==> inputs of job 2937 <==
==> flow/design.v <==
module processor
(
	output reg w_en,
	output reg done,
	output reg [7:0] addr,
	output reg [31:0] data_out,
	input clk,
	input rst_n,
	input start,
	input [31:0] data_in
);
	parameter RESET = 3'd0;
	parameter READ_DATA = 3'd1;
	parameter READ_INSTRUCTON = 3'd2;
	parameter DELAY = 3'd3;
	parameter EXECUTE = 3'd4;
	parameter ADD = 3'd0;
	parameter SUB = 3'd1;
	parameter MUL = 3'd2;
	parameter TR = 3'd3;
	parameter DET = 3'd4;
	reg [2:0] cs,ns;
	reg [1:0] read_data_counter;
	reg [3:0] a11,a12,a21,a22,b11,b12,b21,b22;
	always@(posedge clk or negedge rst_n)begin
		if(~rst_n) cs <= RESET;
		else cs <= ns;
	end
	always@(*)begin
		case(cs)
			RESET : ns = (start & rst_n) ? READ_DATA : RESET;
			READ_DATA : ns = (read_data_counter == 2) ? READ_INSTRUCTON : READ_DATA;
			READ_INSTRUCTON : ns = DELAY;
			DELAY : ns = EXECUTE;
			EXECUTE : ns = RESET;
			default : ns = RESET;
		endcase
	end
	always@(posedge clk or negedge rst_n)begin
		if(~rst_n)begin
			done <= 0;
			w_en <= 0;
			addr <= 8'd255;
			data_out <= 0;
			read_data_counter <= 0;
			a11 <= 0;
			a12 <= 0;
			a21 <= 0; 
			a22 <= 0;
			b11 <= 0;
			b12 <= 0;
			b21 <= 0;
			b22 <= 0;	
		end
		else begin
			case(ns)
				RESET : begin
					done <= 0;
					w_en <= 0;
					addr <= 8'd255;
					data_out <= 0;
					read_data_counter <= 0;
					a11 <= 0;
					a12 <= 0;
					a21 <= 0; 
					a22 <= 0;
					b11 <= 0;
					b12 <= 0;
					b21 <= 0;
					b22 <= 0;
				end
				READ_DATA : begin
					done <= 0;
					w_en <= 0;
					addr <= 8'd255;
					data_out <= 0;
					read_data_counter <= read_data_counter + 1;
					a11 <= data_in[3:0];
					a12 <= data_in[7:4];
					a21 <= data_in[11:8]; 
					a22 <= data_in[15:12];
					b11 <= data_in[19:16];
					b12 <= data_in[23:20];
					b21 <= data_in[27:24];
					b22 <= data_in[31:28];
				end
				READ_INSTRUCTON : begin
					done <= 0;
					w_en <= 0;
					addr <= 0;
					data_out <= 0;
					read_data_counter <= 0;
					a11 <= a11;
					a12 <= a12;
					a21 <= a21; 
					a22 <= a22;
					b11 <= b11;
					b12 <= b12;
					b21 <= b21;
					b22 <= b22;
				end
				DELAY : begin
					done <= done;
					w_en <= w_en;
					addr <= addr;
					data_out <= 0;
					read_data_counter <= 0;
					a11 <= a11;
					a12 <= a12;
					a21 <= a21; 
					a22 <= a22;
					b11 <= b11;
					b12 <= b12;
					b21 <= b21;
					b22 <= b22;
				end
				EXECUTE : begin
					addr <= data_in[7:0];
					read_data_counter <= read_data_counter;
					a11 <= a11;
					a12 <= a12;
					a21 <= a21; 
					a22 <= a22;
					b11 <= b11;
					b12 <= b12;
					b21 <= b21;
					b22 <= b22;
					case(data_in[31:29])
						ADD : begin
							done <= 1;
							w_en <= 1;
							data_out [7:0] <= $signed(a11) + $signed(b11);
							data_out [15:8] <= $signed(a12) + $signed(b12);
							data_out [23:16] <= $signed(a21) + $signed(b21);
							data_out [31:24] <= $signed(a22) + $signed(b22);
						end
						SUB : begin
							done <= 1;
							w_en <= 1;
							data_out [7:0] <= $signed(a11) - $signed(b11);
							data_out [15:8] <= $signed(a12) - $signed(b12);
							data_out [23:16] <= $signed(a21) - $signed(b21);
							data_out [31:24] <= $signed(a22) - $signed(b22);
						end
						MUL : begin
							done <= 1;
							w_en <= 1;
							data_out [7:0] <= ($signed(a11) * $signed(b11)) + ($signed(a12) * $signed(b21));
							data_out [15:8] <= ($signed(a11) * $signed(b12)) + ($signed(a12) * $signed(b22));
							data_out [23:16] <= ($signed(a21) * $signed(b11)) + ($signed(a22) * $signed(b21));
							data_out [31:24] <= ($signed(a21) * $signed(b12)) + ($signed(a22) * $signed(b22));
						end
						TR : begin
							done <= 1;
							w_en <= 1;
							data_out [7:0] <= {a11[3],a11[3],a11[3],a11[3],a11};
							data_out [15:8] <= {a21[3],a21[3],a21[3],a21[3],a21};
							data_out [23:16] <= {a12[3],a12[3],a12[3],a12[3],a12};
							data_out [31:24] <= {a22[3],a22[3],a22[3],a22[3],a22};
						end
						DET : begin
							done <= 1;
							w_en <= 1;
							data_out <= ($signed(a11) * $signed(a22)) - ($signed(a12) * $signed(a21));
						end
						default : begin
							done <= 0;
							w_en <= 0;
						end
					endcase
				end
			endcase
		end
	end
endmodule
==> flow/run.sh <==
#!/bin/bash
# the make line also repeats each setting of config.mk as NAME=value (left out here)
make -C /OpenROAD-flow-scripts/flow DESIGN_CONFIG=/design/flow/config.mk WORK_HOME=/design/flow/orfs CLKGATE_MAP_FILE= finish
==> flow/config.mk <==
export PLATFORM = sky130hd
export DESIGN_NAME = processor
export DESIGN_NICKNAME = processor
export VERILOG_FILES = /design/flow/design.v
export SDC_FILE = /design/flow/constraint.sdc
export NUM_CORES = 4
export LEC_CHECK = 0
export ABC_AREA = 1
export CAP_MARGIN = 30
export CELL_PAD_IN_SITES_GLOBAL_PLACEMENT = 3
export CORE_MARGIN = 2
export CORE_UTILIZATION = 35
export CTS_CLUSTER_DIAMETER = 354
export CTS_CLUSTER_SIZE = 99
export GPL_ROUTABILITY_DRIVEN = 0
export GPL_TIMING_DRIVEN = 1
export HOLD_SLACK_MARGIN = -0.09
export MAX_ROUTING_LAYER = met4
export MIN_ROUTING_LAYER = met2
export PLACE_DENSITY_LB_ADDON = 0.29
export SETUP_SLACK_MARGIN = 0.59
export SLEW_MARGIN = 20
export TNS_END_PERCENT = 45
==> flow/constraint.sdc <==
create_clock -name core_clock -period 3.3 [get_ports {clk}]
set_input_delay 0.6600 -clock core_clock [delete_from_list [all_inputs] [get_ports {clk}]]
set_output_delay 0.6600 -clock core_clock [all_outputs]
set_load 0.01 [all_outputs]
==> job 6100: changes against job 2937 <==
==> flow/config.mk (replaced) <==
export PLATFORM = sky130hd
export DESIGN_NAME = processor
export DESIGN_NICKNAME = processor
export VERILOG_FILES = /design/flow/design.v
export SDC_FILE = /design/flow/constraint.sdc
export NUM_CORES = 4
export LEC_CHECK = 0
export ABC_AREA = 1
export CAP_MARGIN = 20
export CORE_MARGIN = 2
export CORE_UTILIZATION = 72
export CTS_CLUSTER_DIAMETER = 102
export CTS_CLUSTER_SIZE = 15
export GPL_ROUTABILITY_DRIVEN = 0
export GPL_TIMING_DRIVEN = 1
export HOLD_SLACK_MARGIN = -0.1
export MAX_ROUTING_LAYER = met4
export PLACE_DENSITY_LB_ADDON = 0.24
export SLEW_MARGIN = 20
==> flow/constraint.sdc (replaced) <==
create_clock -name core_clock -period 4.29 [get_ports {clk}]
set_input_delay 0.8580 -clock core_clock [delete_from_list [all_inputs] [get_ports {clk}]]
set_output_delay 0.8580 -clock core_clock [all_outputs]
set_load 0.01 [all_outputs]
==> job 3860: changes against job 2937 <==
==> flow/config.mk (replaced) <==
export PLATFORM = sky130hd
export DESIGN_NAME = processor
export DESIGN_NICKNAME = processor
export VERILOG_FILES = /design/flow/design.v
export SDC_FILE = /design/flow/constraint.sdc
export NUM_CORES = 4
export LEC_CHECK = 0
export CAP_MARGIN = 20
export CORE_MARGIN = 2
export CORE_UTILIZATION = 72
export CTS_CLUSTER_DIAMETER = 28
export MAX_ROUTING_LAYER = met4
export SETUP_SLACK_MARGIN = 1.33
export SLEW_MARGIN = 20
==> flow/constraint.sdc (replaced) <==
create_clock -name core_clock -period 4.7 [get_ports {clk}]
set_input_delay 0.9400 -clock core_clock [delete_from_list [all_inputs] [get_ports {clk}]]
set_output_delay 0.9400 -clock core_clock [all_outputs]
set_load 0.01 [all_outputs]
==> results <==
Job 3860 finished with setup timing left. Job 2937 finished with setup timing left. Job 6100 did not get past 5_1_grt with GRT-0232.
Of job 3860 and job 2937, job 3860 has the higher utilization (gap 41 points).
In flip-flop count, job 2937 and job 3860 do not differ.
Against job 3860, the routed wire length of job 2937 is larger by about 13%.
In job 2937 the non-clock buffer count is higher than in job 3860, by 160.
The highest die size belongs to job 2937, the lowest to job 3860.
Between job 3860 and job 2937, the lower via count is in job 3860 (gap about 36%, measured against job 2937).
Between job 2937 and job 3860, the lower final cell count is in job 3860 (gap about 50%, measured against job 3860).
Critical path depth: job 2937 is higher than job 3860 (8).

========
==> run E <==
Starts from the design.v that is shown in full above.
make LEC_CHECK=0 CAP_MARGIN=20 CORE_MARGIN=2 CORE_UTILIZATION=70 CTS_CLUSTER_SIZE=22 SETUP_SLACK_MARGIN=0.74 SLEW_MARGIN=20 finish   # period 6.39 ns
run.sh (not shown) runs the stock make flow with config.mk's settings and CLKGATE_MAP_FILE=.
==> inputs of run P, as changes to run E <==
- ABC_AREA: default -> 1
- CORE_UTILIZATION: 70 -> 68
- CTS_CLUSTER_SIZE: 22 -> default
- SETUP_SLACK_MARGIN: 0.74 -> default
==> flow/constraint.sdc (replaced) <==
create_clock -name core_clock -period 8.63 [get_ports {clk}]
set_input_delay 1.7260 -clock core_clock [delete_from_list [all_inputs] [get_ports {clk}]]
set_output_delay 1.7260 -clock core_clock [all_outputs]
set_load 0.01 [all_outputs]
==> inputs of run D, as changes to run E <==
- CORE_UTILIZATION: 70 -> 71
- CTS_CLUSTER_DIAMETER: default -> 102
- CTS_CLUSTER_SIZE: 22 -> 32
- GPL_ROUTABILITY_DRIVEN: default -> 0
- GPL_TIMING_DRIVEN: default -> 1
- PLACE_DENSITY_LB_ADDON: default -> 0.24
- SETUP_SLACK_MARGIN: 0.74 -> default
==> flow/constraint.sdc (replaced) <==
create_clock -name core_clock -period 4.46 [get_ports {clk}]
set_input_delay 0.8920 -clock core_clock [delete_from_list [all_inputs] [get_ports {clk}]]
set_output_delay 0.8920 -clock core_clock [all_outputs]
set_load 0.01 [all_outputs]
==> inputs of run Z, as changes to run E <==
- CORE_UTILIZATION: 70 -> 54
- CTS_CLUSTER_DIAMETER: default -> 102
- CTS_CLUSTER_SIZE: 22 -> default
- GPL_ROUTABILITY_DRIVEN: default -> 0
- GPL_TIMING_DRIVEN: default -> 1
- PLACE_DENSITY_LB_ADDON: default -> 0.29
- SETUP_SLACK_MARGIN: 0.74 -> default
==> flow/constraint.sdc (replaced) <==
create_clock -name core_clock -period 7.21 [get_ports {clk}]
set_input_delay 1.4420 -clock core_clock [delete_from_list [all_inputs] [get_ports {clk}]]
set_output_delay 1.4420 -clock core_clock [all_outputs]
set_load 0.01 [all_outputs]
==> comparison table <==
quantity	run E	run Z	run D	run P
Status	complete, no violations	complete, no violations	finished with violations	complete, no violations
Layout check failures	-	-	setup timing	-
Core occupancy in the finished layout	0.787	0.613	0.869	0.765
Crit path DAT	5620 ps	5750 ps	5100 ps	5580 ps
R2R setup slack	1010 ps	1690 ps	-390 ps	3290 ps
Initial antenna violation count	1	0	0	0
Worst EP required	6640 ps	7450 ps	4710 ps	8870 ps
Pin count of the biggest net entering global routing	60	51	57	83
Largest fanout on the critical path	12	11	6	26
Cell count listed in synth_stat.txt	1297	1297	1297	1684
Met2 Resource Use GR	0.609	0.466	0.688	0.617
Num tapcells	220	275	216	229
Cells resized by post-CTS repair	0	0	26	0
Worst min path class	flop to flop	flop to flop	primary input to asynchronous set/reset pin	flop to flop
Chip height	133 um	151 um	132 um	140 um
Sequential cell area	2020 sq um	2010 sq um	2020 sq um	2010 sq um
Synthesized chip area reported by yosys	11600 sq um	11600 sq um	11600 sq um	12500 sq um
Initial detailed-routing violation count	952	972	1512	883
Worst Path Buf+Inv	1	5	3	3
Routed wire per std cell	20.4 um	19.4 um	23.3 um	17.8 um
